$ cat flow/config.mk
export PLATFORM = sky130hd
export DESIGN_NAME = pipelined_4stage
export DESIGN_NICKNAME = pipelined_4stage
export VERILOG_FILES = /design/flow/design.v
export SDC_FILE = /design/flow/constraint.sdc
export NUM_CORES = 4
export LEC_CHECK = 0
export CAP_MARGIN = 5
export CELL_PAD_IN_SITES_GLOBAL_PLACEMENT = 2
export CORE_ASPECT_RATIO = 0.8
export CORE_MARGIN = 7
export CORE_UTILIZATION = 25
export CTS_CLUSTER_SIZE = 10
export MAX_ROUTING_LAYER = met5
export PLACE_DENSITY_LB_ADDON = 0.03
export SLEW_MARGIN = 25
$ cat flow/constraint.sdc
create_clock -name core_clock -period 6.66 [get_ports {clk}]
set_input_delay 1.3320 -clock core_clock [delete_from_list [all_inputs] [get_ports {clk}]]
set_output_delay 1.3320 -clock core_clock [all_outputs]
set_load 0.01 [all_outputs]
$ cat flow/design.v
`timescale 1ns / 10ps
`timescale 1ns / 1ps
`timescale 1ns / 10ps
module pipelined_4stage(clk, rst, imem_addr, imem_data, aluout);
input clk;										
input rst;
output [9:0] imem_addr;			 
input [32-1:0] imem_data;	 
output [32-1:0] aluout;
wire [32-1:0]inst_addr;
wire [32-1:0] inst_out;
wire [32-1:0] inst_in;
assign imem_addr = inst_addr[9:0];
assign inst_out = imem_data;
datapath_mux DP(
	.clk(clk),
	.rst(rst),
	.inst(inst_out),
	.WB_aluout(aluout)
);
PC1 pc(
	.clk(clk),
	.rst(rst),
	.currPC(inst_addr),
	.nextPC(inst_addr)
);
IF_ID_stage IIS(
	.clk(clk),
	.rst(rst), 
	.instout(inst_out), 
	.instin(inst_in)
);
endmodule
`timescale 1ns / 10ps
`timescale 1ns / 1ps
module datapath_mux (
	clk,
	rst,
	inst,
	WB_aluout
);
input		  clk;
input		  rst;
input  [32-1:0] inst;
output  [32-1:0] WB_aluout;
wire [32-1:0] inst_out;
wire [2:0]	aluop_in;
wire [2:0]	aluop_out;
wire alusrc_in;
wire alusrc_out;
wire regDST;
wire wen;
wire [32-1:0] rdata1_in;
wire [32-1:0] rdata2_in;
wire [32-1:0] rdata1_out;
wire [32-1:0] rdata2_out;
wire [32-1:0] wdata_out;
wire [5-1:0] waddr_out;
wire [32-1:0] aluout;
wire [5-1:0] WB_muxout;
wire [32-1:0]rdata2_imm=alusrc_out ? {16'b0,inst_out[15:0]} : rdata2_out; 
wire [5-1:0]waddr_regDST=regDST ? inst[15:11] : inst[20:16]; 
control CO (
    .inst_cntrl(inst[31:26]),
    .wen_cntrl(wen),
    .alusrc_cntrl(alusrc_in),
    .regdst_cntrl(regDST),
    .aluop_cntrl(aluop_in)
);
regfile RFO (
    .clk(clk),
    .rst(rst),
    .wen(wen),
    .raddr1(inst[25:21]),
    .raddr2(inst[20:16]),
    .waddr(WB_muxout),
    .wdata(WB_aluout),
    .rdata1(rdata1_in),
    .rdata2(rdata2_in)
);
ID_EXE_stage IXS(
    .clk(clk),  
    .rst(rst), 
    .aluop_in(aluop_in), 
    .alusrc_in(alusrc_in), 
    .rdata1_in(rdata1_in), 
    .rdata2_in(rdata2_in),
    .inst_in(inst),
    .wregdst_in(waddr_regDST),
    .aluop_out(aluop_out),
    .alusrc_out(alusrc_out), 
    .rdata1_out(rdata1_out), 
    .rdata2_out(rdata2_out), 
    .inst_out(inst_out),
    .wregdst_out(waddr_out)
);
alu ALU0 (
    .a(rdata1_out),
    .b(rdata2_imm),
    .op(aluop_out),
    .out(aluout)
);
EXE_WBstage EWS(
	.clk(clk),
	.rst(rst),
	.aluin(aluout),
	.aluout(WB_aluout),
	.muxin(waddr_out),
	.muxout(WB_muxout)	
);
endmodule  
`timescale 1ns / 10ps
module PC1(clk,rst,nextPC,currPC);
		 input clk,rst;		 
		 input [32 - 1:0]nextPC;		  
		 output reg [32 - 1:0]currPC;
always @(posedge clk)
  begin
    if(rst)
      begin
	currPC <= 0;
      end
    else
      begin
        currPC <= nextPC + 1;
      end
  end
endmodule	
`timescale 1ns / 10ps
module IF_ID_stage (
	clk,  rst, instout, instin
);
input clk, rst;
input [32 - 1:0]instout;
output reg [32 - 1:0]instin;
always @(posedge clk)
  begin
    if(rst)
      begin
	instin <= 0;
      end
    else
      begin
        instin <= instout;
      end
  end
endmodule
`timescale 1ns / 10ps
module ID_EXE_stage (
	clk,  rst, aluop_in, alusrc_in, rdata1_in, rdata2_in, inst_in, wregdst_in,
	aluop_out, alusrc_out, rdata1_out, rdata2_out, inst_out, wregdst_out
);
input clk, rst, alusrc_in;
input [2:0] aluop_in;
input [32-1:0] rdata1_in;
input [32-1:0] rdata2_in;
input [32-1:0] inst_in;
input [5-1:0] wregdst_in;
output reg alusrc_out;
output reg[2:0] aluop_out;
output reg [32-1:0] rdata1_out;
output reg [32-1:0] rdata2_out;
output reg [32-1:0] inst_out;
output reg [5-1:0] wregdst_out;
always @(posedge clk)
  begin
    if(rst)
      begin
	aluop_out <= 0; 
	alusrc_out <= 0; 
	rdata1_out <= 0; 
	rdata2_out <= 0; 
	inst_out <= 0;
	wregdst_out <= 0;
      end
    else
      begin
        aluop_out <= aluop_in; 
	alusrc_out <= alusrc_in; 
	rdata1_out <= rdata1_in; 
	rdata2_out <= rdata2_in; 
	inst_out <= inst_in;
	wregdst_out <= wregdst_in;
      end
  end
endmodule
`timescale 1ns / 10ps
module EXE_WBstage (
	clk,  rst, aluin, aluout,
	muxin, muxout             
);
input clk, rst;
input [32-1:0]aluin;
input [5-1:0]muxin;
output reg[5-1:0]muxout;
output reg [32-1:0]aluout;
always @(posedge clk)
  begin
    if(rst)
      begin
	aluout <= 0;
	muxout <= 0;
      end
    else
      begin
        aluout <= aluin;
	muxout <= muxin;
      end
  end
endmodule
`timescale 1ns / 10ps
module alu(
   a,    
   b,    
   op,    
   out    
   );
   input [32-1:0] a, b;
   input [2:0] op;
   output reg [32-1:0] out;
always @(a or b or op )
begin
   case(op)
       6'b000000: out = a+b;
       6'b000001: out = a - b;
       6'b000010: out = a & b;
       6'b000011:  out = a^b;
       6'b000100: out = a<=b;
       6'b000101: out = a*b;
       6'b000110: out = a+b;
default: out = 0;  
   endcase
end
endmodule
`timescale 1ns / 10ps
module control(
  input [5:0] inst_cntrl, 
  output reg wen_cntrl,
  output reg alusrc_cntrl,
  output reg regdst_cntrl,
  output reg [2:0] aluop_cntrl
  );
  always@(inst_cntrl)
  begin
    case(inst_cntrl)
			6'b000000: begin
					wen_cntrl=1;
					alusrc_cntrl=0;
					regdst_cntrl=1;
					aluop_cntrl=inst_cntrl[2:0];
			end
        6'b000001: begin
                wen_cntrl=1;
					 alusrc_cntrl=0;
					 regdst_cntrl=1;
                aluop_cntrl=inst_cntrl[2:0];
        end
        6'b000010: begin
                wen_cntrl=1;
					 alusrc_cntrl=0;
					 regdst_cntrl=1;
                aluop_cntrl=inst_cntrl[2:0];
        end
        6'b000011: begin
                wen_cntrl=1;
					 alusrc_cntrl=0;
					 regdst_cntrl=1;
                aluop_cntrl=inst_cntrl[2:0];
        end
        6'b000100: begin
                wen_cntrl=1;
					 alusrc_cntrl=0;
					 regdst_cntrl=1;
                aluop_cntrl=inst_cntrl[2:0];
        end
        6'b000101: begin
                wen_cntrl=1;
					 alusrc_cntrl=0;
					 regdst_cntrl=1;
                aluop_cntrl=inst_cntrl[2:0];
			end
		6'b000110: begin
                wen_cntrl=1;
					 alusrc_cntrl=1;
					 regdst_cntrl=0;
                aluop_cntrl=inst_cntrl[2:0];
        end
		default: begin
				wen_cntrl=1; 
				alusrc_cntrl=0;
				regdst_cntrl=1;
				aluop_cntrl=inst_cntrl[2:0];
		end	
    endcase
  end
endmodule
`timescale 1ns / 10ps
`timescale 1ns / 1ps
module regfile (
	clk,
	rst,
	wen,
	raddr1, 
	raddr2, 
	waddr, 
	wdata, 
	rdata1,
	rdata2
	);
	input clk;
	input rst;
	input wen;
	input [5-1:0] raddr1; 
	input [5-1:0] raddr2; 
	input [5-1:0] waddr; 
	input [32-1:0] wdata; 
	output [32-1:0] rdata1;
	output [32-1:0] rdata2;
	reg [32-1:0] regdata [0:32-1];
integer i;
	always@(posedge clk)
		begin
			if(rst)
				begin
					for (i=0; i<32; i=i+1)
					regdata[i] <=0;
					regdata[8] <=5; 
					regdata[3] <=2;
				end
			else
				regdata[waddr] <= (wen == 1) ? wdata : regdata[waddr]; 
		end
	assign rdata1 = ((wen) && (waddr == raddr1)) ? wdata : regdata[raddr1]; 
	assign rdata2 = ((wen) && (waddr == raddr2)) ? wdata : regdata[raddr2];
endmodule 
$ cat flow/run.sh
#!/bin/bash
# the make line also repeats each setting of config.mk as NAME=value (left out here)
make -C /OpenROAD-flow-scripts/flow DESIGN_CONFIG=/design/flow/config.mk WORK_HOME=/design/flow/orfs CLKGATE_MAP_FILE= finish
==> results_tabular.tex, run 1 <==
% Synthesis and place-and-route results
\begin{tabular}{lr}
\hline
Metric & Value \\
\hline
\multicolumn{2}{l}{\textbf{Synthesis}} \\
\quad Biggest area consumer among synthesized cells & sky130\_fd\_sc\_hd\_\_edfxtp\_1 \\
\quad Chip Area, Yosys & 0.0761 mm\^{}2 \\
\quad Yosys synthesis warning count & 7 \\
\quad Area fraction in mux cells & 20.3\% \\
\quad Synthesized-area fraction occupied by and/or/nand/nor cells & 11.7\% \\
\quad Mapped Cells & 6032 \\
\quad Fraction of registers with async set or reset after synthesis & 0\% \\
\quad Post-synthesis compound-gate area fraction & 3.72\% \\
\quad FF+latch count, synth & 1160 \\
\quad Xor/xnor share & 1.58\% \\
\quad Post-synthesis instance area & 0.0761 mm\^{}2 \\
\quad Post-synth tally of flip-flops with integrated enable & 1024 \\
\quad Arithmetic-cell share of the synthesized area counting full adders, half adders and majority gates & 13.9\% \\
\quad Register area share after synthesis & 44.0\% \\
\quad Dominant combinational cell family by area after synthesis & multiplexers \\
\quad Dominant synthesized flop cell & sky130\_fd\_sc\_hd\_\_edfxtp\_1 \\
\quad Max-area cell share & 40.4\% \\
\quad Syn Nets & 6664 \\
\quad Tally of unique sky130hd cells used after synthesis & 89 \\
\quad Average size of a mapped cell & 12.6 um\^{}2 \\
\quad Top cells by area in the synthesized netlist & sky130\_fd\_sc\_hd\_\_edfxtp\_1 40\%, sky130\_fd\_sc\_hd\_\_mux4\_2 19\%, sky130\_fd\_sc\_hd\_\_fa\_1 11\%, sky130\_fd\_sc\_hd\_\_nor2\_1 6.0\%, sky130\_fd\_sc\_hd\_\_dfxtp\_1 3.6\% \\
\quad Top-count cell post-synth & sky130\_fd\_sc\_hd\_\_nor2\_1 \\
\quad Most instantiated cells after synthesis & 1210 x sky130\_fd\_sc\_hd\_\_nor2\_1, 1024 x sky130\_fd\_sc\_hd\_\_edfxtp\_1, 641 x sky130\_fd\_sc\_hd\_\_mux4\_2, 448 x sky130\_fd\_sc\_hd\_\_inv\_1, 410 x sky130\_fd\_sc\_hd\_\_fa\_1 \\
\quad Post-synthesis cell count from yosys & 6032 \\
\multicolumn{2}{l}{\textbf{Power}} \\
\quad Total leakage power & 33.1 nW \\
\quad Switch Pwr & 0.00788 W \\
\quad Clock group total power & 0.00789 W \\
\quad PD cells & 259 mW/mm\^{}2 \\
\quad Power drawn by the combinational cells & 0.00710 W \\
\quad Fraction of power spent switching nets & 33.5\% \\
\quad Power Internal & 0.0156 W \\
\quad Clock share of power & 33.6\% \\
\quad Top power group & sequential cells \\
\quad Max IR drop VDD & 0.000158 V \\
\quad Proportion of power drawn by flip-flops and latches & 36.3\% \\
\quad Flop+latch power & 0.00853 W \\
\quad Combinational power share & 30.2\% \\
\multicolumn{2}{l}{\textbf{Place}} \\
\quad Placed wire-length estimate & 245000 um \\
\quad Gp weighted congestion & 0.812 \\
\quad Count of input and output buffers & 75 \\
\quad Placed Instance Area & 0.0850 mm\^{}2 \\
\multicolumn{2}{l}{\textbf{Critical path}} \\
\quad Largest delay contributor family on the critical path & adder cells \\
\quad Last element of the critical path & DP.EWS.aluout[24] \\
\quad Endpoint type of the worst setup path & register \\
\quad Required time worst endpoint & 7.36 ns \\
\quad Buffers and inverters on the worst path & 9 \\
\quad Critical Path Max Stage Delay & 0.56 ns \\
\quad Reg2reg start & DP.IXS.alusrc\_out \\
\quad Reg2reg end & DP.EWS.aluout[24] \\
\quad Largest fanout of any net on the critical path & 6 \\
\quad Path length in cells of the critical path & 30 \\
\quad R2r setup slk & -0.96 ns \\
\quad Worst setup path startpoint & DP.IXS.alusrc\_out \\
\quad Critical Path Slowest Stage Cell & sky130\_fd\_sc\_hd\_\_fa\_1 \\
\quad Critical Path AT & 8.33 ns \\
\quad Top cell by count, worst path & sky130\_fd\_sc\_hd\_\_fa\_1 \\
\quad Depth of the worst register-to-register path & 30 \\
\quad Kind of critical path & register to register \\
\quad Startpoint kind of the worst setup timing path & register \\
\multicolumn{2}{l}{\textbf{Final layout}} \\
\quad Summed area of non-filler cells in the final layout & 0.0909 mm\^{}2 \\
\quad Area added between synthesis and finish & 19.4\% \\
\quad Final core utilization & 30.1\% \\
\quad Number of nets in the finished design & 6897 \\
\quad Tally of filler cells in the layout & 30.2k \\
\multicolumn{2}{l}{\textbf{Worst hold path}} \\
\quad Path type of the worst min-delay path & register to register \\
\quad Hold endpoint & DP.EWS.muxout[0] \\
\quad Worst Min Path Start & DP.IXS.wregdst\_out[0] \\
\quad Hold Path Cell Cnt & 1 \\
\multicolumn{2}{l}{\textbf{Clocking}} \\
\quad Clock-pin slew of the registers on the worst-case setup and hold paths & 0.06 ns \\
\quad TritonCTS clock tree & built \\
\quad Level count of the clock H-tree & 4 \\
\quad Clock network latency to the later pin of the worst-skew pair & 0.82 ns \\
\quad Count of clock tree sinks & 1160 \\
\quad Master cell of the clock root buffer & sky130\_fd\_sc\_hd\_\_clkbuf\_16 \\
\quad Num CTS Buffers & 156 \\
\quad CTS Buffer Depth & 4 \\
\multicolumn{2}{l}{\textbf{Floorplanning}} \\
\quad Die H & 507 um \\
\quad Initial core utilization & 25.2\% \\
\quad Placement Rows & 180 \\
\quad DIE WIDTH & 631 um \\
\quad DIE AREA & 0.320 mm\^{}2 \\
\quad Num ports & 76 \\
\quad Area of the core & 0.302 mm\^{}2 \\
\multicolumn{2}{l}{\textbf{Timing}} \\
\quad Worst clock skew & 0.0559 ns \\
\quad Worst slew margin & 24.1\% \\
\quad Transition time of the tightest slew-check pin & 1.14 ns \\
\quad Setup repair after global routing missed its margin & yes \\
\quad Final hold violation count & 0 \\
\quad Timing-limited maximum frequency & 131 MHz \\
\quad Period utilisation layout & 114\% \\
\quad Setup slack of the critical path after layout & -0.963 ns \\
\quad Final tally of max-slew violations & 0 \\
\quad Final tally of setup violations & 18 \\
\quad Shortest clock period the worst path allows after layout & 7.62 ns \\
\multicolumn{2}{l}{\textbf{GRT}} \\
\quad Largest net degree at the start of global routing & 80 \\
\quad Global route total overflow & 0 \\
\quad Number of global-route vias before repair & 53.9k \\
\quad Global-route wire length before repair & 498000 um \\
\quad All-Layer GR Usage & 22.7\% \\
\quad Initial antenna violation count & 34 \\
\multicolumn{2}{l}{\textbf{Drt}} \\
\quad Remaining design rule violation count & 0 \\
\quad Wire length per cell & 35.7 um \\
\quad Total wirelength of the detailed-routed design & 371000 um \\
\quad Detailed Routing Iterations Pass 1 & 7 \\
\quad Vias per inst & 5.07 \\
\quad Remaining antenna violation count after routing & 0 \\
\quad Via count & 52.5k \\
\quad Violation tally from detailed-route iteration zero & 5188 \\
\multicolumn{2}{l}{\textbf{Run}} \\
\quad Tool warnings & 48 \\
\quad Max-cap violations & 0 \\
\multicolumn{2}{l}{\textbf{Run status}} \\
\quad Outcome & failed layout checks \\
\quad Violated Checks & negative setup slack \\
\hline
\end{tabular}
per-layer routing:
layer | up-vias | global-route usage, % | part of all wire, %
li1 | 21900 | - | -
met1 | 28400 | 35.3 | 50
met2 | 1834 | 33.2 | 42
met3 | 345 | 3.35 | 5.6
met4 | 2 | 4.30 | 2.2
met5 | - | 0 | 0.0019
cell type report:
| type | count | area, um^2 | share of cell area (%) |
|---|---|---|---|
| antenna | 14 | 35.0 | 0.0385 |
| clock buffer | 210 | 4220 | 4.64 |
| clock inverter | 35 | 220 | 0.242 |
| inverter | 454 | 1710 | 1.89 |
| multi-input combinational | 3917 | 40500 | 44.6 |
| sequential | 1160 | 33500 | 36.8 |
| tap | 4004 | 5010 | 5.51 |
| timing repair buffer | 576 | 5690 | 6.26 |
through the flow:
stage / setup WS [ns] / hold WS [ns] / power (W) / TNS [ns] / cells
2_1_floorplan: -0.697 / 0.414 / 0.0121 / -5.57 / 6032
3_3_place_gp: -1.77 / 0.432 / 0.0154 / -21.96 / 10100
3_5_place_dp: -1.72 / 0.432 / 0.0154 / -21.96 / 10100
4_1_cts: -0.960 / 0.444 / 0.0237 / -13.48 / 10300
5_1_grt: -1.18 / 0.465 / 0.0245 / -16.73 / 10400
6_report: -0.963 / 0.437 / 0.0235 / -12.52 / 10400
timing repair:
item                                    in CTS  in global routing
resized                                    153                 81
pin swaps                                  102                 99
endpoints found under the setup margin      22                 22
hold buffers                                 0                  0
endpoints found under the hold margin        0                  0
buffers inserted                            18                 11
gates cloned                                 0                  1
==> run 2, diff against run 1 <==
Settings changed: ABC_AREA from default to 0, CAP_MARGIN 5 to 20, CELL_PAD_IN_SITES_DETAIL_PLACEMENT from default to 0, CELL_PAD_IN_SITES_GLOBAL_PLACEMENT 2 to default, CORE_ASPECT_RATIO 0.8 to 0.79, CORE_MARGIN 7 to 2, CORE_UTILIZATION 25 to 57, CTS_CLUSTER_SIZE 10 to default, GPL_ROUTABILITY_DRIVEN from default to 1, GPL_TIMING_DRIVEN from default to 1, MAX_ROUTING_LAYER met5 to met4, PLACE_DENSITY_LB_ADDON 0.03 to 0.12, SLEW_MARGIN 25 to 30, TNS_END_PERCENT from default to 100.
Clock period 6.66 ns to 6.29 ns, I/O delays scaled along.
==> run 2 against run 1 <==
Die size down 57%. Wire length down 29%. Synthesized cell count unchanged. Largest cell class unchanged. Area after synthesis unchanged. Critical path depth down 4. The layout still fails its checks (negative setup slack).
==> results_tabular.tex, run 2 <==
% Synthesis and place-and-route results
\begin{tabular}{lr}
\hline
Metric & Value \\
\hline
\multicolumn{2}{l}{\textbf{Run status}} \\
\quad Outcome & failed layout checks \\
\quad Violated Checks & negative setup slack \\
\multicolumn{2}{l}{\textbf{Floorplanning}} \\
\quad Num ports & 76 (unchanged) \\
\quad Area of the core & 0.133 mm\^{}2 (-56\%) \\
\quad DIE AREA & 0.136 mm\^{}2 (-57\%) \\
\quad Placement Rows & 119 (-34\%) \\
\quad DIE WIDTH & 415 um (-34\%) \\
\quad Initial core utilization & 57.3\% (+32 points) \\
\quad Die H & 329 um (-35\%) \\
\multicolumn{2}{l}{\textbf{Synthesis}} \\
\quad Arithmetic-cell share of the synthesized area counting full adders, half adders and majority gates & 13.9\% (unchanged) \\
\quad Post-synth tally of flip-flops with integrated enable & 1024 (unchanged) \\
\quad Xor/xnor share & 1.58\% (unchanged) \\
\quad Post-synthesis instance area & 0.0761 mm\^{}2 (unchanged) \\
\quad Yosys synthesis warning count & 7 (unchanged) \\
\quad Dominant combinational cell family by area after synthesis & multiplexers \\
\quad FF+latch count, synth & 1160 (unchanged) \\
\quad Synthesized-area fraction occupied by and/or/nand/nor cells & 11.7\% (unchanged) \\
\quad Post-synthesis compound-gate area fraction & 3.72\% (unchanged) \\
\quad Top cells by area in the synthesized netlist & sky130\_fd\_sc\_hd\_\_edfxtp\_1 40\%, sky130\_fd\_sc\_hd\_\_mux4\_2 19\%, sky130\_fd\_sc\_hd\_\_fa\_1 11\%, sky130\_fd\_sc\_hd\_\_nor2\_1 6.0\%, sky130\_fd\_sc\_hd\_\_dfxtp\_1 3.6\% \\
\quad Mapped Cells & 6032 (unchanged) \\
\quad Register area share after synthesis & 44.0\% (unchanged) \\
\quad Biggest area consumer among synthesized cells & sky130\_fd\_sc\_hd\_\_edfxtp\_1 \\
\quad Area fraction in mux cells & 20.3\% (unchanged) \\
\quad Chip Area, Yosys & 0.0761 mm\^{}2 (unchanged) \\
\quad Fraction of registers with async set or reset after synthesis & 0\% (unchanged) \\
\quad Max-area cell share & 40.4\% (unchanged) \\
\quad Post-synthesis cell count from yosys & 6032 (unchanged) \\
\quad Most instantiated cells after synthesis & 1210 x sky130\_fd\_sc\_hd\_\_nor2\_1, 1024 x sky130\_fd\_sc\_hd\_\_edfxtp\_1, 641 x sky130\_fd\_sc\_hd\_\_mux4\_2, 448 x sky130\_fd\_sc\_hd\_\_inv\_1, 410 x sky130\_fd\_sc\_hd\_\_fa\_1 \\
\quad Top-count cell post-synth & sky130\_fd\_sc\_hd\_\_nor2\_1 \\
\quad Tally of unique sky130hd cells used after synthesis & 89 (unchanged) \\
\quad Average size of a mapped cell & 12.6 um\^{}2 (unchanged) \\
\quad Dominant synthesized flop cell & sky130\_fd\_sc\_hd\_\_edfxtp\_1 \\
\quad Syn Nets & 6664 (unchanged) \\
\multicolumn{2}{l}{\textbf{Power}} \\
\quad Total leakage power & 32.1 nW (-3.0\%) \\
\quad Power drawn by the combinational cells & 0.00654 W (-7.9\%) \\
\quad PD cells & 268 mW/mm\^{}2 (+3.5\%) \\
\quad Proportion of power drawn by flip-flops and latches & 39.4\% (+3.1 points) \\
\quad Clock share of power & 32.0\% (-1.6 points) \\
\quad Switch Pwr & 0.00726 W (-7.9\%) \\
\quad Combinational power share & 28.6\% (-1.6 points) \\
\quad Max IR drop VDD & 0.000245 V (+55\%) \\
\quad Flop+latch power & 0.00903 W (+5.9\%) \\
\quad Fraction of power spent switching nets & 31.7\% (-1.8 points) \\
\quad Overall power after layout & 0.0229 W (-2.6\%) \\
\quad Power Internal & 0.0156 W (about the same) \\
\quad Clock group total power & 0.00733 W (-7.1\%) \\
\quad Top power group & sequential cells \\
\multicolumn{2}{l}{\textbf{Worst hold path}} \\
\quad Hold Path Cell Cnt & 1 (unchanged) \\
\quad Worst Min Path Start & DP.IXS.wregdst\_out[1] \\
\quad Hold endpoint & DP.EWS.muxout[1] \\
\quad Path type of the worst min-delay path & register to register \\
\multicolumn{2}{l}{\textbf{GRT}} \\
\quad Global route total overflow & 0 (unchanged) \\
\quad Initial antenna violation count & 11 (-68\%) \\
\quad Global-route wire length before repair & 379000 um (-24\%) \\
\quad All-Layer GR Usage & 40.2\% (+17 points) \\
\quad Largest net degree at the start of global routing & 96 (+20\%) \\
\quad Number of global-route vias before repair & 53.4k (-1.1\%) \\
\multicolumn{2}{l}{\textbf{Run}} \\
\quad Max-cap violations & 0 (unchanged) \\
\quad Tool warnings & 48 (unchanged) \\
\multicolumn{2}{l}{\textbf{Critical path}} \\
\quad Reg2reg start & DP.IXS.alusrc\_out \\
\quad Required time worst endpoint & 6.93 ns (-0.43 ns) \\
\quad Worst setup path startpoint & DP.IXS.alusrc\_out \\
\quad Endpoint type of the worst setup path & register \\
\quad Critical Path Slowest Stage Cell & sky130\_fd\_sc\_hd\_\_fa\_1 \\
\quad Critical Path Max Stage Delay & 0.59 ns (+0.03 ns) \\
\quad Buffers and inverters on the worst path & 5 (-4) \\
\quad Kind of critical path & register to register \\
\quad Path length in cells of the critical path & 26 (-13\%) \\
\quad Largest delay contributor family on the critical path & adder cells \\
\quad Top cell by count, worst path & sky130\_fd\_sc\_hd\_\_fa\_1 \\
\quad R2r setup slk & -1.15 ns (-0.19 ns) \\
\quad Largest fanout of any net on the critical path & 7 (+1) \\
\quad Startpoint kind of the worst setup timing path & register \\
\quad Last element of the critical path & DP.EWS.aluout[30] \\
\quad Reg2reg end & DP.EWS.aluout[30] \\
\quad Depth of the worst register-to-register path & 26 (-13\%) \\
\quad Critical Path AT & 8.08 ns (-0.25 ns) \\
\multicolumn{2}{l}{\textbf{Drt}} \\
\quad Violation tally from detailed-route iteration zero & 8082 (+56\%) \\
\quad Total wirelength of the detailed-routed design & 262000 um (-29\%) \\
\quad Remaining antenna violation count after routing & 0 (unchanged) \\
\quad Via count & 53.3k (+1.5\%) \\
\quad Remaining design rule violation count & 0 (unchanged) \\
\quad Wire length per cell & 32.6 um (-8.7\%) \\
\quad Detailed Routing Iterations Pass 1 & 6 (-1) \\
\quad Vias per inst & 6.65 (+31\%) \\
\multicolumn{2}{l}{\textbf{Clocking}} \\
\quad Clock network latency to the later pin of the worst-skew pair & 0.79 ns (-0.03 ns) \\
\quad Clock-pin slew of the registers on the worst-case setup and hold paths & 0.07 ns (about the same) \\
\quad Post-CTS Hold Fix Bufs & 0 (unchanged) \\
\quad Count of clock tree sinks & 1160 (unchanged) \\
\quad Level count of the clock H-tree & 3 (-1) \\
\quad Num CTS Buffers & 117 (-25\%) \\
\quad CTS Buffer Depth & 3 (-1) \\
\quad Master cell of the clock root buffer & sky130\_fd\_sc\_hd\_\_clkbuf\_16 \\
\quad TritonCTS clock tree & built \\
\multicolumn{2}{l}{\textbf{Final layout}} \\
\quad FF+latch area & 0.0335 mm\^{}2 (about the same) \\
\quad Tally of filler cells in the layout & 10.1k (-67\%) \\
\quad Number of nets in the finished design & 6789 (-1.6\%) \\
\quad Post-layout instance count excluding filler cells & 8021 (-23\%) \\
\quad Multi-input logic area & 0.0397 mm\^{}2 (-2.1\%) \\
\quad Final core utilization & 64.4\% (+34 points) \\
\quad Area added between synthesis and finish & 12.4\% \\
\multicolumn{2}{l}{\textbf{Timing}} \\
\quad Timing-limited maximum frequency & 134 MHz (+2.4\%) \\
\quad Final hold violation count & 0 (unchanged) \\
\quad Period utilisation layout & 118\% (+3.9 points) \\
\quad Setup slack of the critical path after layout & -1.15 ns (-0.189 ns) \\
\quad Shortest clock period the worst path allows after layout & 7.44 ns (-0.181 ns) \\
\quad Setup Total Neg Slack & -17.70 ns (-5.18 ns) \\
\quad Final tally of setup violations & 21 (+3) \\
\quad Final tally of max-slew violations & 0 (unchanged) \\
\quad Worst slew margin & 31.8\% (+7.7 points) \\
\quad Transition time of the tightest slew-check pin & 1.02 ns (-0.117 ns) \\
\quad Worst clock skew & 0.0395 ns (-0.0165 ns) \\
\quad Setup repair after global routing missed its margin & yes \\
\multicolumn{2}{l}{\textbf{Place}} \\
\quad Gp weighted congestion & 0.976 (+20\%) \\
\quad Placed wire-length estimate & 175000 um (-28\%) \\
\quad Cells after DPL & 7781 (-23\%) \\
\quad Count of input and output buffers & 75 (unchanged) \\
\hline
\end{tabular}
==> run 2: per-layer routing <==
layer | global-route usage (%) | wire length (um) | up-vias
li1 | - | - | 21700
met1 | 58.8 | 104000 | 27300
met2 | 55.3 | 112000 | 3753
met3 | 9.44 | 34400 | 548
met4 | 14.1 | 10800 | 0
met5 | - | 0 | -
==> run 2: final cells by class <==
type	count	area share (%)
Inverter	454	2.01
Clock inverter	72	0.992
Antenna cell	7	0.0205
Sequential cell	1160	39.2
Clock buffer	150	3.63
Tap cell	1754	2.57
Multi-Input combinational cell	3917	46.4
Timing Repair Buffer	507	5.24
==> run 2: timing repair <==
action / in CTS / in global routing
gates resized: 50 / 7
pin swaps: 21 / 5
buffers inserted: 9 / 0
setup endpoints to repair: 22 / 22
==> run 2: metrics by stage <==
| step | hold slack [ns] | instance area (um^2) | setup slack (ns) |
|---|---|---|---|
| 2_1_floorplan | 0.414 | 76400 | -1.07 |
| 3_3_place_gp | 0.426 | 81100 | -1.27 |
| 3_5_place_dp | 0.421 | 81200 | -1.35 |
| 4_1_cts | 0.435 | 85400 | -1.12 |
| 5_1_grt | 0.461 | 85500 | -1.37 |
| 6_report | 0.436 | 85500 | -1.15 |
==> run 3, diff against run 2 <==
Settings changed: CORE_ASPECT_RATIO 0.79 to 1.07, CORE_MARGIN 2 to 3, CORE_UTILIZATION 57 to 70, CTS_CLUSTER_SIZE from default to 40, PLACE_DENSITY_LB_ADDON 0.12 to default.
Clock period 6.29 ns to 6.75 ns, I/O delays scaled along.
==> run 3 against run 2 <==
Hold slack better by 0.0096 ns. First-iteration DRC count up 27%. Global-route usage up 11 points. Clock power down 9.1%. Non-clock buffer count down 3. The layout still fails its checks (negative setup slack). Worst setup slack better by 0.48 ns.
==> results_tabular.tex, run 3 <==
% Synthesis and place-and-route results
\begin{tabular}{lr}
\hline
Metric & Value \\
\hline
\multicolumn{2}{l}{\textbf{Synthesis}} \\
\quad Synthesized-area fraction occupied by and/or/nand/nor cells & 11.7\% (unchanged) \\
\quad Post-synthesis compound-gate area fraction & 3.72\% (unchanged) \\
\quad Register area share after synthesis & 44.0\% (unchanged) \\
\quad Tally of unique sky130hd cells used after synthesis & 89 (unchanged) \\
\quad Xor/xnor share & 1.58\% (unchanged) \\
\quad Mapped Cells & 6032 (unchanged) \\
\quad Max-area cell share & 40.4\% (unchanged) \\
\quad Top cells by area in the synthesized netlist & sky130\_fd\_sc\_hd\_\_edfxtp\_1 40\%, sky130\_fd\_sc\_hd\_\_mux4\_2 19\%, sky130\_fd\_sc\_hd\_\_fa\_1 11\%, sky130\_fd\_sc\_hd\_\_nor2\_1 6.0\%, sky130\_fd\_sc\_hd\_\_dfxtp\_1 3.6\% \\
\quad Most instantiated cells after synthesis & 1210 x sky130\_fd\_sc\_hd\_\_nor2\_1, 1024 x sky130\_fd\_sc\_hd\_\_edfxtp\_1, 641 x sky130\_fd\_sc\_hd\_\_mux4\_2, 448 x sky130\_fd\_sc\_hd\_\_inv\_1, 410 x sky130\_fd\_sc\_hd\_\_fa\_1 \\
\quad Top-count cell post-synth & sky130\_fd\_sc\_hd\_\_nor2\_1 \\
\quad Post-synth tally of flip-flops with integrated enable & 1024 (unchanged) \\
\quad FF+latch count, synth & 1160 (unchanged) \\
\quad Biggest area consumer among synthesized cells & sky130\_fd\_sc\_hd\_\_edfxtp\_1 \\
\quad Syn Nets & 6664 (unchanged) \\
\quad Dominant synthesized flop cell & sky130\_fd\_sc\_hd\_\_edfxtp\_1 \\
\quad Yosys synthesis warning count & 7 (unchanged) \\
\quad Dominant combinational cell family by area after synthesis & multiplexers \\
\quad Average size of a mapped cell & 12.6 um\^{}2 (unchanged) \\
\quad Post-synthesis instance area & 0.0761 mm\^{}2 (unchanged) \\
\quad Post-synthesis cell count from yosys & 6032 (unchanged) \\
\quad Fraction of registers with async set or reset after synthesis & 0\% (unchanged) \\
\quad Arithmetic-cell share of the synthesized area counting full adders, half adders and majority gates & 13.9\% (unchanged) \\
\quad Area fraction in mux cells & 20.3\% (unchanged) \\
\quad Chip Area, Yosys & 0.0761 mm\^{}2 (unchanged) \\
\multicolumn{2}{l}{\textbf{Critical path}} \\
\quad Endpoint type of the worst setup path & register \\
\quad Last element of the critical path & DP.EWS.aluout[24] \\
\quad R2r setup slk & -0.67 ns (+0.48 ns) \\
\quad Largest fanout of any net on the critical path & 7 (unchanged) \\
\quad Depth of the worst register-to-register path & 28 (+7.7\%) \\
\quad Path length in cells of the critical path & 28 (+7.7\%) \\
\quad Reg2reg end & DP.EWS.aluout[24] \\
\quad Startpoint kind of the worst setup timing path & register \\
\quad Critical Path Max Stage Delay & 0.50 ns (-0.09 ns) \\
\quad Buffers and inverters on the worst path & 7 (+2) \\
\quad Critical Path Slowest Stage Cell & sky130\_fd\_sc\_hd\_\_fa\_1 \\
\quad Reg2reg start & DP.IXS.alusrc\_out \\
\quad Worst setup path startpoint & DP.IXS.alusrc\_out \\
\quad Critical Path AT & 8.06 ns (-0.02 ns) \\
\quad Required time worst endpoint & 7.39 ns (+0.46 ns) \\
\quad Largest delay contributor family on the critical path & adder cells \\
\quad Top cell by count, worst path & sky130\_fd\_sc\_hd\_\_fa\_1 \\
\quad Kind of critical path & register to register \\
\multicolumn{2}{l}{\textbf{Timing}} \\
\quad Timing-limited maximum frequency & 135 MHz (+0.24\%) \\
\quad Period utilisation layout & 110\% (-8.3 points) \\
\quad Final tally of max-slew violations & 0 (unchanged) \\
\quad Setup repair after global routing missed its margin & yes \\
\quad Worst clock skew & 0.0403 ns (+0.000794 ns) \\
\quad Worst slew margin & 25.8\% (-6.0 points) \\
\quad Final tally of setup violations & 18 (-14\%) \\
\quad Final hold violation count & 0 (unchanged) \\
\quad Shortest clock period the worst path allows after layout & 7.42 ns (-0.0181 ns) \\
\quad Setup slack of the critical path after layout & -0.674 ns (+0.478 ns) \\
\quad Transition time of the tightest slew-check pin & 1.11 ns (+0.0877 ns) \\
\multicolumn{2}{l}{\textbf{Drt}} \\
\quad Remaining design rule violation count & 0 (unchanged) \\
\quad Detailed Routing Iterations Pass 1 & 12 (+6) \\
\quad Violation tally from detailed-route iteration zero & 10.3k (+27\%) \\
\quad Vias per inst & 7.49 (+13\%) \\
\quad Remaining antenna violation count after routing & 0 (unchanged) \\
\quad Via count & 57.8k (+8.4\%) \\
\quad Wire length per cell & 36.3 um (+11\%) \\
\quad Total wirelength of the detailed-routed design & 280000 um (+7.1\%) \\
\multicolumn{2}{l}{\textbf{Place}} \\
\quad Gp weighted congestion & 1.01 (+4.0\%) \\
\quad Placed wire-length estimate & 169000 um (-3.5\%) \\
\quad Count of input and output buffers & 75 (unchanged) \\
\quad Setup Slack @ Placement & -0.866 ns (+0.481 ns) \\
\quad Cells after DPL & 7459 (-4.1\%) \\
\multicolumn{2}{l}{\textbf{Power}} \\
\quad Proportion of power drawn by flip-flops and latches & 39.4\% (about the same) \\
\quad Max IR drop VDD & 0.000282 V (+15\%) \\
\quad Switch Pwr & 0.00705 W (-2.9\%) \\
\quad PD cells & 252 mW/mm\^{}2 (-6.1\%) \\
\quad Flop+latch power & 0.00846 W (-6.3\%) \\
\quad Fraction of power spent switching nets & 32.8\% (+1.1 points) \\
\quad Overall power after layout & 0.0215 W (-6.2\%) \\
\quad Total leakage power & 32.1 nW (about the same) \\
\quad Combinational power share & 29.7\% (+1.1 points) \\
\quad Power Internal & 0.0144 W (-7.7\%) \\
\quad Top power group & sequential cells \\
\quad Clock group total power & 0.00666 W (-9.1\%) \\
\quad Power drawn by the combinational cells & 0.00638 W (-2\%) \\
\quad Clock share of power & 31.0\% (-1.0 points) \\
\multicolumn{2}{l}{\textbf{Clocking}} \\
\quad Clock network latency to the later pin of the worst-skew pair & 0.74 ns (-0.05 ns) \\
\quad CTS Buffer Depth & 3 (unchanged) \\
\quad Count of clock tree sinks & 1160 (unchanged) \\
\quad Num CTS Buffers & 111 (-5.1\%) \\
\quad Level count of the clock H-tree & 3 (unchanged) \\
\quad Post-CTS Hold Fix Bufs & 0 (unchanged) \\
\quad Master cell of the clock root buffer & sky130\_fd\_sc\_hd\_\_clkbuf\_16 \\
\quad TritonCTS clock tree & built \\
\quad Clock-pin slew of the registers on the worst-case setup and hold paths & 0.07 ns (about the same) \\
\multicolumn{2}{l}{\textbf{Worst hold path}} \\
\quad Path type of the worst min-delay path & register to register \\
\quad Hold Path Cell Cnt & 1 (unchanged) \\
\quad Worst Min Path Start & DP.IXS.wregdst\_out[2] \\
\quad Hold endpoint & DP.EWS.muxout[2] \\
\multicolumn{2}{l}{\textbf{Run status}} \\
\quad Outcome & failed layout checks \\
\quad Violated Checks & negative setup slack \\
\multicolumn{2}{l}{\textbf{GRT}} \\
\quad Global-route wire length before repair & 406000 um (+7.3\%) \\
\quad Global route total overflow & 0 (unchanged) \\
\quad Initial antenna violation count & 16 (+5) \\
\quad Largest net degree at the start of global routing & 105 (+9.4\%) \\
\quad Number of global-route vias before repair & 61.1k (+14\%) \\
\quad All-Layer GR Usage & 51.6\% (+11 points) \\
\multicolumn{2}{l}{\textbf{Run}} \\
\quad Max-cap violations & 0 (unchanged) \\
\quad Tool warnings & 54 (+13\%) \\
\multicolumn{2}{l}{\textbf{Final layout}} \\
\quad Area added between synthesis and finish & 12.3\% (about the same) \\
\quad Final core utilization & 79.6\% (+15 points) \\
\quad Tally of filler cells in the layout & 5614 (-44\%) \\
\quad Number of nets in the finished design & 6781 (-0.12\%) \\
\quad Post-layout instance count excluding filler cells & 7714 (-3.8\%) \\
\multicolumn{2}{l}{\textbf{Floorplanning}} \\
\quad Area of the core & 0.107 mm\^{}2 (-19\%) \\
\quad DIE AREA & 0.113 mm\^{}2 (-17\%) \\
\quad Die H & 347 um (+5.6\%) \\
\quad Placement Rows & 124 (+4.2\%) \\
\quad Num ports & 76 (unchanged) \\
\quad DIE WIDTH & 325 um (-22\%) \\
\quad Initial core utilization & 70.9\% (+14 points) \\
\hline
\end{tabular}
-- run 3: repair_timing --
action,CTS,global route
endpoints found under the setup margin,19,22
resized,118,50
gates cloned,2,0
setup buffers,17,10
pin swaps,67,56
-- run 3: per-layer routing --
| layer | track usage, % | part of all wire, % | vias up |
|---|---|---|---|
| met5 | - | 0 | - |
| met4 | 35.8 | 9.6 | 0 |
| met3 | 18.3 | 16 | 2132 |
| met2 | 78.1 | 46 | 6423 |
| met1 | 57.8 | 29 | 27600 |
| li1 | - | - | 21700 |
-- run 3: layout make-up --
class / instances / area, um^2 / share of cell area (%)
clock inverters: 86 / 853 / 0.999
multi-input cells: 3918 / 40100 / 46.9
clock buffers: 122 / 2860 / 3.35
repair buffers: 504 / 4580 / 5.37
diodes: 21 / 52.6 / 0.0615
well taps: 1449 / 1810 / 2.12
inverters: 454 / 1710 / 2.01
flip-flops and latches: 1160 / 33500 / 39.2
-- run 3: through the flow --
step / setup TNS [ns] / instance area [um^2] / hold WS, ns
after global placement: -9.09 / 80600 / 0.426
after detailed placement: -10.88 / 80600 / 0.441
final: -8.36 / 85400 / 0.445
after floorplan: -4.37 / 76300 / 0.414
after global routing: -12.27 / 85400 / 0.464
after CTS: -6.96 / 85000 / 0.446
==> run 4, diff against run 3 <==
Settings changed: CELL_PAD_IN_SITES_DETAIL_PLACEMENT 0 to default, CELL_PAD_IN_SITES_GLOBAL_PLACEMENT from default to 3, CORE_ASPECT_RATIO 1.07 to 0.96, CORE_MARGIN 3 to 8, CORE_UTILIZATION 70 to 41, CTS_CLUSTER_SIZE 40 to default, GPL_ROUTABILITY_DRIVEN 1 to default, GPL_TIMING_DRIVEN 1 to default, MAX_ROUTING_LAYER met4 to met5, PLACE_DENSITY_LB_ADDON from default to 0.21, SETUP_SLACK_MARGIN from default to 0.69, SLEW_MARGIN 30 to 20, TNS_END_PERCENT 100 to default.
Clock period 6.75 ns to 4.34 ns, I/O delays scaled along.
==> run 4 against run 3 <==
Still fails the layout checks on negative setup slack. Hold slack worse by 0.0013 ns. Register-to-register slack worse by 2.5 ns. Power up 64%. Final cell count up 16%. Non-clock buffer count up 241. Clock-buffer cell count up 46. Clock skew down 0.014 ns. Worst setup slack worse by 2.5 ns. Critical path type unchanged. Critical endpoint is now DP.EWS.aluout[25].
==> results_tabular.tex, run 4 <==
% Synthesis and place-and-route results
\begin{tabular}{lr}
\hline
Metric & Value \\
\hline
\multicolumn{2}{l}{\textbf{Run status}} \\
\quad Outcome & failed layout checks \\
\quad Violated Checks & negative setup slack \\
\multicolumn{2}{l}{\textbf{Power}} \\
\quad Top power group & sequential cells \\
\quad Power drawn by the combinational cells & 0.0111 W (+74\%) \\
\quad Combinational power share & 31.6\% (+1.9 points) \\
\quad Fraction of power spent switching nets & 32.7\% (-0.12 points) \\
\quad Clock share of power & 31.3\% (+0.3 points) \\
\quad Switch Pwr & 0.0115 W (+63\%) \\
\quad Proportion of power drawn by flip-flops and latches & 37.1\% (-2.3 points) \\
\quad Power Internal & 0.0237 W (+64\%) \\
\quad Clock group total power & 0.0110 W (+65\%) \\
\quad Total leakage power & 33.7 nW (+5.0\%) \\
\quad PD cells & 391 mW/mm\^{}2 (+55\%) \\
\quad Flop+latch power & 0.0131 W (+55\%) \\
\quad Max IR drop VDD & 0.000322 V (+14\%) \\
\multicolumn{2}{l}{\textbf{Critical path}} \\
\quad Largest fanout of any net on the critical path & 8 (+1) \\
\quad Depth of the worst register-to-register path & 29 (+3.6\%) \\
\quad Last element of the critical path & DP.EWS.aluout[25] \\
\quad Buffers and inverters on the worst path & 9 (+2) \\
\quad Startpoint kind of the worst setup timing path & register \\
\quad Path length in cells of the critical path & 29 (+3.6\%) \\
\quad Reg2reg start & DP.IXS.alusrc\_out \\
\quad Reg2reg end & DP.EWS.aluout[25] \\
\quad Kind of critical path & register to register \\
\quad Required time worst endpoint & 5.00 ns (-2.39 ns) \\
\quad Critical Path AT & 8.15 ns (+0.09 ns) \\
\quad Critical Path Slowest Stage Cell & sky130\_fd\_sc\_hd\_\_fa\_1 \\
\quad Largest delay contributor family on the critical path & adder cells \\
\quad Critical Path Max Stage Delay & 0.55 ns (+0.05 ns) \\
\quad R2r setup slk & -3.15 ns (-2.48 ns) \\
\quad Endpoint type of the worst setup path & register \\
\quad Top cell by count, worst path & sky130\_fd\_sc\_hd\_\_fa\_1 \\
\quad Worst setup path startpoint & DP.IXS.alusrc\_out \\
\multicolumn{2}{l}{\textbf{Place}} \\
\quad Cells after DPL & 8670 (+16\%) \\
\quad Placed wire-length estimate & 204000 um (+20\%) \\
\quad Count of input and output buffers & 75 (unchanged) \\
\quad Setup Slack @ Placement & -3.54 ns (-2.68 ns) \\
\quad Gp weighted congestion & 0.943 (-7.0\%) \\
\multicolumn{2}{l}{\textbf{Clocking}} \\
\quad Clock-pin slew of the registers on the worst-case setup and hold paths & 0.06 ns (about the same) \\
\quad Clock network latency to the later pin of the worst-skew pair & 0.79 ns (+0.05 ns) \\
\quad Level count of the clock H-tree & 4 (+1) \\
\quad Num CTS Buffers & 133 (+20\%) \\
\quad Post-CTS Hold Fix Bufs & 0 (unchanged) \\
\quad Count of clock tree sinks & 1160 (unchanged) \\
\quad TritonCTS clock tree & built \\
\quad CTS Buffer Depth & 3 (unchanged) \\
\quad Master cell of the clock root buffer & sky130\_fd\_sc\_hd\_\_clkbuf\_16 \\
\multicolumn{2}{l}{\textbf{Final layout}} \\
\quad Number of nets in the finished design & 7044 (+3.9\%) \\
\quad Post-layout instance count excluding filler cells & 8955 (+16\%) \\
\quad Area added between synthesis and finish & 18.6\% \\
\quad Final core utilization & 48.7\% (-31 points) \\
\multicolumn{2}{l}{\textbf{Timing}} \\
\quad Final hold violation count & 0 (unchanged) \\
\quad Worst slew margin & 36.4\% (+11 points) \\
\quad Final tally of max-slew violations & 0 (unchanged) \\
\quad Final tally of setup violations & 27 (+9) \\
\quad Period utilisation layout & 173\% (+63 points) \\
\quad Setup repair after global routing missed its margin & yes \\
\quad Shortest clock period the worst path allows after layout & 7.49 ns (+0.0710 ns) \\
\quad Timing-limited maximum frequency & 133 MHz (-0.95\%) \\
\quad Transition time of the tightest slew-check pin & 0.952 ns (-0.156 ns) \\
\quad Worst clock skew & 0.0264 ns (-0.0139 ns) \\
\quad Setup slack of the critical path after layout & -3.15 ns (-2.48 ns) \\
\multicolumn{2}{l}{\textbf{Drt}} \\
\quad Remaining design rule violation count & 0 (unchanged) \\
\quad Violation tally from detailed-route iteration zero & 5705 (-45\%) \\
\quad Wire length per cell & 33.3 um (-8.2\%) \\
\quad Remaining antenna violation count after routing & 0 (unchanged) \\
\quad Detailed Routing Iterations Pass 1 & 7 (-5) \\
\quad Total wirelength of the detailed-routed design & 299000 um (+6.6\%) \\
\quad Vias per inst & 5.92 (-21\%) \\
\quad Via count & 53.0k (-8.3\%) \\
\multicolumn{2}{l}{\textbf{Floorplanning}} \\
\quad Die H & 438 um (+26\%) \\
\quad Num ports & 76 (unchanged) \\
\quad DIE WIDTH & 456 um (+40\%) \\
\quad DIE AREA & 0.200 mm\^{}2 (+77\%) \\
\quad Area of the core & 0.185 mm\^{}2 (+73\%) \\
\quad Placement Rows & 155 (+25\%) \\
\quad Initial core utilization & 41.1\% (-30 points) \\
\multicolumn{2}{l}{\textbf{GRT}} \\
\quad Global route total overflow & 0 (unchanged) \\
\quad Number of global-route vias before repair & 55.3k (-9.5\%) \\
\quad All-Layer GR Usage & 29.5\% (-22 points) \\
\quad Global-route met2 utilization & 51.4\% (-27 points) \\
\quad Global Route met1 Usage & 37.1\% (-21 points) \\
\quad GR met3 Demand/Resource & 4.20\% (-14 points) \\
\quad Initial antenna violation count & 8 (-8) \\
\quad Largest net degree at the start of global routing & 87 (-17\%) \\
\quad Global-route wire length before repair & 419000 um (+3.2\%) \\
\quad Top Usage Layer GRT & met2 \\
\multicolumn{2}{l}{\textbf{Synthesis}} \\
\quad Average size of a mapped cell & 12.6 um\^{}2 (unchanged) \\
\quad Syn Nets & 6664 (unchanged) \\
\quad Area fraction in mux cells & 20.3\% (unchanged) \\
\quad FF+latch count, synth & 1160 (unchanged) \\
\quad Tally of unique sky130hd cells used after synthesis & 89 (unchanged) \\
\quad Dominant synthesized flop cell & sky130\_fd\_sc\_hd\_\_edfxtp\_1 \\
\quad Biggest area consumer among synthesized cells & sky130\_fd\_sc\_hd\_\_edfxtp\_1 \\
\quad Xor/xnor share & 1.58\% (unchanged) \\
\quad Top cells by area in the synthesized netlist & sky130\_fd\_sc\_hd\_\_edfxtp\_1 40\%, sky130\_fd\_sc\_hd\_\_mux4\_2 19\%, sky130\_fd\_sc\_hd\_\_fa\_1 11\%, sky130\_fd\_sc\_hd\_\_nor2\_1 6.0\%, sky130\_fd\_sc\_hd\_\_dfxtp\_1 3.6\% \\
\quad Chip Area, Yosys & 0.0761 mm\^{}2 (unchanged) \\
\quad Synthesized-area fraction occupied by and/or/nand/nor cells & 11.7\% (unchanged) \\
\quad Post-synthesis compound-gate area fraction & 3.72\% (unchanged) \\
\quad Fraction of registers with async set or reset after synthesis & 0\% (unchanged) \\
\quad Top-count cell post-synth & sky130\_fd\_sc\_hd\_\_nor2\_1 \\
\quad Post-synthesis instance area & 0.0761 mm\^{}2 (unchanged) \\
\quad Most instantiated cells after synthesis & 1210 x sky130\_fd\_sc\_hd\_\_nor2\_1, 1024 x sky130\_fd\_sc\_hd\_\_edfxtp\_1, 641 x sky130\_fd\_sc\_hd\_\_mux4\_2, 448 x sky130\_fd\_sc\_hd\_\_inv\_1, 410 x sky130\_fd\_sc\_hd\_\_fa\_1 \\
\quad Yosys synthesis warning count & 7 (unchanged) \\
\quad Post-synthesis cell count from yosys & 6032 (unchanged) \\
\quad Dominant combinational cell family by area after synthesis & multiplexers \\
\quad Mapped Cells & 6032 (unchanged) \\
\quad Post-synth tally of flip-flops with integrated enable & 1024 (unchanged) \\
\quad Arithmetic-cell share of the synthesized area counting full adders, half adders and majority gates & 13.9\% (unchanged) \\
\quad Max-area cell share & 40.4\% (unchanged) \\
\quad Register area share after synthesis & 44.0\% (unchanged) \\
\multicolumn{2}{l}{\textbf{Worst hold path}} \\
\quad Path type of the worst min-delay path & register to register \\
\quad Hold endpoint & DP.EWS.muxout[0] \\
\quad Hold Path Cell Cnt & 1 (unchanged) \\
\quad Worst Min Path Start & DP.IXS.wregdst\_out[0] \\
\multicolumn{2}{l}{\textbf{Run}} \\
\quad Max-cap violations & 0 (unchanged) \\
\quad Tool warnings & 48 (-11\%) \\
\hline
\end{tabular}
-- run 4: what timing repair did --
item	in CTS	in global routing
gates cloned	3	0
resized	177	54
pin swaps	102	41
buffers inserted	34	3
endpoints found under the setup margin	30	30
-- run 4: final cells by class --
class / count / area, um^2
fillers: 16400 / 95000
multi-input cells: 3918 / 40500
flip-flops and latches: 1160 / 33500
repair buffers: 745 / 7240
clock buffers: 168 / 3510
well taps: 2433 / 3040
inverters: 454 / 1710
clock inverters: 73 / 678
diodes: 4 / 10.0
-- run 4: per-layer routing --
metal	up-vias	wire (um)
li1	22200	-
met1	27800	114000
met2	2413	149000
met3	598	20800
met4	0	15400
met5	-	0
-- run 4: metrics by stage --
stage	total power [W]	area [um^2]	hold WS [ns]	TNS (ns)
final	0.0352	90200	0.444	-68.46
after floorplan	0.0187	76600	0.414	-55.11
after CTS	0.0353	89900	0.451	-67.50
after global routing	0.0365	90200	0.468	-73.64
after detailed placement	0.0238	84500	0.426	-78.30
after global placement	0.0238	84500	0.430	-77.18
==> run 5, diff against run 4 <==
Settings changed: ABC_AREA 0 to default, CELL_PAD_IN_SITES_GLOBAL_PLACEMENT 3 to default, CORE_ASPECT_RATIO 0.96 to default, CORE_MARGIN 8 to 6, CORE_UTILIZATION 41 to 40, CTS_CLUSTER_SIZE from default to 67, MAX_ROUTING_LAYER met5 to default, PLACE_DENSITY from default to 0.42, PLACE_DENSITY_LB_ADDON 0.21 to default, SETUP_SLACK_MARGIN 0.69 to default.
Clock period 4.34 ns to 5.03 ns, I/O delays scaled along.
==> run 5 against run 4 <==
The layout still fails its checks (negative setup slack). Register-to-register slack better by 0.64 ns. Final cell count shrank 0.35%. Clock skew is 0.0054 ns higher. Maximum frequency decreased by 0.65%. Combinational power shrank about 20%. Clock-buffer cell count increased by 6. Via count down 2.1%. Global-route usage about the same. Sequential cell count stayed put. Power is 16% lower. Final area shrank 1.0%. Largest cell class unchanged.
==> results_tabular.tex, run 5 <==
% Synthesis and place-and-route results
\begin{tabular}{lr}
\hline
Metric & Value \\
\hline
\multicolumn{2}{l}{\textbf{Run status}} \\
\quad Outcome & failed layout checks \\
\quad Violated Checks & negative setup slack \\
\multicolumn{2}{l}{\textbf{Place}} \\
\quad Gp weighted congestion & 0.903 (-4.3\%) \\
\quad Cells after DPL & 8645 (-0.29\%) \\
\quad Setup Slack @ Placement & -2.67 ns (+0.876 ns) \\
\quad Placed Instance Area & 0.0837 mm\^{}2 (-1.0\%) \\
\quad Count of input and output buffers & 75 (unchanged) \\
\quad Placed wire-length estimate & 201000 um (-1.3\%) \\
\multicolumn{2}{l}{\textbf{GRT}} \\
\quad Global-route wire length before repair & 418000 um (-0.35\%) \\
\quad Largest net degree at the start of global routing & 76 (-13\%) \\
\quad Number of global-route vias before repair & 53.8k (-2.7\%) \\
\quad Initial antenna violation count & 5 (-3) \\
\quad Global route total overflow & 0 (unchanged) \\
\quad All-Layer GR Usage & 29.5\% (+0.034 points) \\
\multicolumn{2}{l}{\textbf{Critical path}} \\
\quad Kind of critical path & register to register \\
\quad Endpoint type of the worst setup path & register \\
\quad Critical Path Slowest Stage Cell & sky130\_fd\_sc\_hd\_\_fa\_1 \\
\quad Largest delay contributor family on the critical path & adder cells \\
\quad Critical Path AT & 8.19 ns (+0.04 ns) \\
\quad Depth of the worst register-to-register path & 26 (-10\%) \\
\quad Startpoint kind of the worst setup timing path & register \\
\quad Worst setup path startpoint & DP.IXS.alusrc\_out \\
\quad Top cell by count, worst path & sky130\_fd\_sc\_hd\_\_fa\_1 \\
\quad Largest fanout of any net on the critical path & 8 (unchanged) \\
\quad Reg2reg start & DP.IXS.alusrc\_out \\
\quad Last element of the critical path & DP.EWS.aluout[29] \\
\quad Path length in cells of the critical path & 26 (-10\%) \\
\quad Reg2reg end & DP.EWS.aluout[29] \\
\quad Buffers and inverters on the worst path & 8 (-1) \\
\quad Required time worst endpoint & 5.67 ns (+0.67 ns) \\
\quad R2r setup slk & -2.51 ns (+0.64 ns) \\
\quad Critical Path Max Stage Delay & 0.60 ns (+0.05 ns) \\
\multicolumn{2}{l}{\textbf{Synthesis}} \\
\quad FF+latch count, synth & 1160 (unchanged) \\
\quad Register area share after synthesis & 44.0\% (unchanged) \\
\quad Syn Nets & 6664 (unchanged) \\
\quad Fraction of registers with async set or reset after synthesis & 0\% (unchanged) \\
\quad Dominant synthesized flop cell & sky130\_fd\_sc\_hd\_\_edfxtp\_1 \\
\quad Area fraction in mux cells & 20.3\% (unchanged) \\
\quad Average size of a mapped cell & 12.6 um\^{}2 (unchanged) \\
\quad Arithmetic-cell share of the synthesized area counting full adders, half adders and majority gates & 13.9\% (unchanged) \\
\quad Post-synthesis instance area & 0.0761 mm\^{}2 (unchanged) \\
\quad Mapped Cells & 6032 (unchanged) \\
\quad Most instantiated cells after synthesis & 1210 x sky130\_fd\_sc\_hd\_\_nor2\_1, 1024 x sky130\_fd\_sc\_hd\_\_edfxtp\_1, 641 x sky130\_fd\_sc\_hd\_\_mux4\_2, 448 x sky130\_fd\_sc\_hd\_\_inv\_1, 410 x sky130\_fd\_sc\_hd\_\_fa\_1 \\
\quad Yosys synthesis warning count & 7 (unchanged) \\
\quad Post-synthesis compound-gate area fraction & 3.72\% (unchanged) \\
\quad Biggest area consumer among synthesized cells & sky130\_fd\_sc\_hd\_\_edfxtp\_1 \\
\quad Chip Area, Yosys & 0.0761 mm\^{}2 (unchanged) \\
\quad Max-area cell share & 40.4\% (unchanged) \\
\quad Post-synth tally of flip-flops with integrated enable & 1024 (unchanged) \\
\quad Top cells by area in the synthesized netlist & sky130\_fd\_sc\_hd\_\_edfxtp\_1 40\%, sky130\_fd\_sc\_hd\_\_mux4\_2 19\%, sky130\_fd\_sc\_hd\_\_fa\_1 11\%, sky130\_fd\_sc\_hd\_\_nor2\_1 6.0\%, sky130\_fd\_sc\_hd\_\_dfxtp\_1 3.6\% \\
\quad Synthesized-area fraction occupied by and/or/nand/nor cells & 11.7\% (unchanged) \\
\quad Tally of unique sky130hd cells used after synthesis & 89 (unchanged) \\
\quad Xor/xnor share & 1.58\% (unchanged) \\
\quad Dominant combinational cell family by area after synthesis & multiplexers \\
\quad Top-count cell post-synth & sky130\_fd\_sc\_hd\_\_nor2\_1 \\
\quad Post-synthesis cell count from yosys & 6032 (unchanged) \\
\multicolumn{2}{l}{\textbf{Timing}} \\
\quad Transition time of the tightest slew-check pin & 1.17 ns (+0.218 ns) \\
\quad Final tally of setup violations & 25 (-7.4\%) \\
\quad Final tally of max-slew violations & 0 (unchanged) \\
\quad Worst slew margin & 21.7\% (-15 points) \\
\quad Setup repair after global routing missed its margin & yes \\
\quad Setup slack of the critical path after layout & -2.51 ns (+0.641 ns) \\
\quad Final hold violation count & 0 (unchanged) \\
\quad Shortest clock period the worst path allows after layout & 7.54 ns (+0.0489 ns) \\
\quad Timing-limited maximum frequency & 133 MHz (-0.65\%) \\
\quad Period utilisation layout & 150\% (-23 points) \\
\quad Worst clock skew & 0.0318 ns (+0.00543 ns) \\
\multicolumn{2}{l}{\textbf{Drt}} \\
\quad Vias per inst & 5.81 (-1.8\%) \\
\quad Uppermost layer routed & met4 \\
\quad Metal1 wirelength & 116000 um (+2.4\%) \\
\quad Detailed Routing Iterations Pass 1 & 5 (-2) \\
\quad Remaining design rule violation count & 0 (unchanged) \\
\quad Via count & 51.9k (-2.1\%) \\
\quad Wire length per cell & 33.3 um (-0.27\%) \\
\quad Total wirelength of the detailed-routed design & 297000 um (-0.61\%) \\
\quad Detailed route wirelength on metal3 & 15400 um (-26\%) \\
\quad Remaining antenna violation count after routing & 0 (unchanged) \\
\quad Violation tally from detailed-route iteration zero & 4648 (-19\%) \\
\quad Met2 WL & 155000 um (+4.5\%) \\
\multicolumn{2}{l}{\textbf{Power}} \\
\quad Clock group total power & 0.00918 W (-20\%) \\
\quad Proportion of power drawn by flip-flops and latches & 37.9\% (+0.8 points) \\
\quad Combinational power share & 31.2\% (-0.4 points) \\
\quad Power Internal & 0.0201 W (-15\%) \\
\quad Switch Pwr & 0.00959 W (-17\%) \\
\quad Overall power after layout & 0.0297 W (-16\%) \\
\quad Top power group & sequential cells \\
\quad Power drawn by the combinational cells & 0.00928 W (-20\%) \\
\quad Fraction of power spent switching nets & 32.3\% (-0.43 points) \\
\quad Clock share of power & 30.9\% (-0.4 points) \\
\quad Total leakage power & 33.2 nW (-1.6\%) \\
\quad Flop+latch power & 0.0113 W (-10\%) \\
\quad Max IR drop VDD & 0.000355 V (+10\%) \\
\quad PD cells & 333 mW/mm\^{}2 (-15\%) \\
\multicolumn{2}{l}{\textbf{Worst hold path}} \\
\quad Worst Min Path Start & DP.IXS.wregdst\_out[1] \\
\quad Hold endpoint & DP.EWS.muxout[1] \\
\quad Path type of the worst min-delay path & register to register \\
\quad Hold Path Cell Cnt & 1 (unchanged) \\
\multicolumn{2}{l}{\textbf{Final layout}} \\
\quad Post-layout instance count excluding filler cells & 8924 (-0.35\%) \\
\quad Area added between synthesis and finish & 17.3\% \\
\quad Summed area of non-filler cells in the final layout & 0.0893 mm\^{}2 (-1.0\%) \\
\quad Number of nets in the finished design & 6967 (-1.1\%) \\
\multicolumn{2}{l}{\textbf{Clocking}} \\
\quad Clock network latency to the later pin of the worst-skew pair & 0.79 ns (about the same) \\
\quad Level count of the clock H-tree & 4 (unchanged) \\
\quad TritonCTS clock tree & built \\
\quad Master cell of the clock root buffer & sky130\_fd\_sc\_hd\_\_clkbuf\_16 \\
\quad Clock-pin slew of the registers on the worst-case setup and hold paths & 0.06 ns (about the same) \\
\quad Count of clock tree sinks & 1160 (unchanged) \\
\quad CTS Buffer Depth & 3 (unchanged) \\
\quad Num CTS Buffers & 133 (unchanged) \\
\multicolumn{2}{l}{\textbf{Run}} \\
\quad Tool warnings & 50 (+4.2\%) \\
\quad Max-cap violations & 0 (unchanged) \\
\multicolumn{2}{l}{\textbf{Floorplanning}} \\
\quad Initial core utilization & 40.4\% (-0.70 points) \\
\quad DIE WIDTH & 448 um (-1.7\%) \\
\quad Num ports & 76 (unchanged) \\
\quad Placement Rows & 159 (+2.6\%) \\
\quad Die H & 448 um (+2.3\%) \\
\quad Area of the core & 0.188 mm\^{}2 (+1.7\%) \\
\quad DIE AREA & 0.201 mm\^{}2 (+0.60\%) \\
\hline
\end{tabular}
-- run 5: per-layer routing --
layer | GRT usage (%) | vias to the layer above
li1 | - | 22000
met1 | 37.4 | 27700
met2 | 53.4 | 1726
met3 | 3.64 | 412
met4 | 8.73 | 0
met5 | 0 | -
-- run 5: metrics by stage --
| stage | util (%) | hold slack, ns | TNS (ns) |
|---|---|---|---|
| floorplan | - | 0.414 | -38.18 |
| global placement | 44.4 | 0.449 | -52.02 |
| detailed placement | 44.4 | 0.442 | -53.34 |
| CTS | 47.1 | 0.436 | -50.32 |
| global route | 47.4 | 0.467 | -55.67 |
| finish | 47.4 | 0.436 | -50.68 |
-- run 5: cell type report --
| type | count | area (um^2) |
|---|---|---|
| Timing Repair inverter | 1 | 7.51 |
| Tap cell | 2495 | 3120 |
| Sequential cell | 1160 | 33500 |
| Timing Repair Buffer | 668 | 6470 |
| Multi-Input combinational cell | 3917 | 40500 |
| Clock inverter | 51 | 332 |
| Inverter | 454 | 1720 |
| Fill cell | 16900 | 99100 |
| Antenna cell | 4 | 10.0 |
| Clock buffer | 174 | 3600 |
-- run 5: repair_timing --
action,4_1_cts,5_1_grt
resized,173,102
gates cloned,1,1
hold endpoints to repair,0,0
buffers inserted,33,27
hold buffers,0,0
setup endpoints to repair,26,26
pin swaps,91,158
Power is estimated from default activity; no workload was simulated.
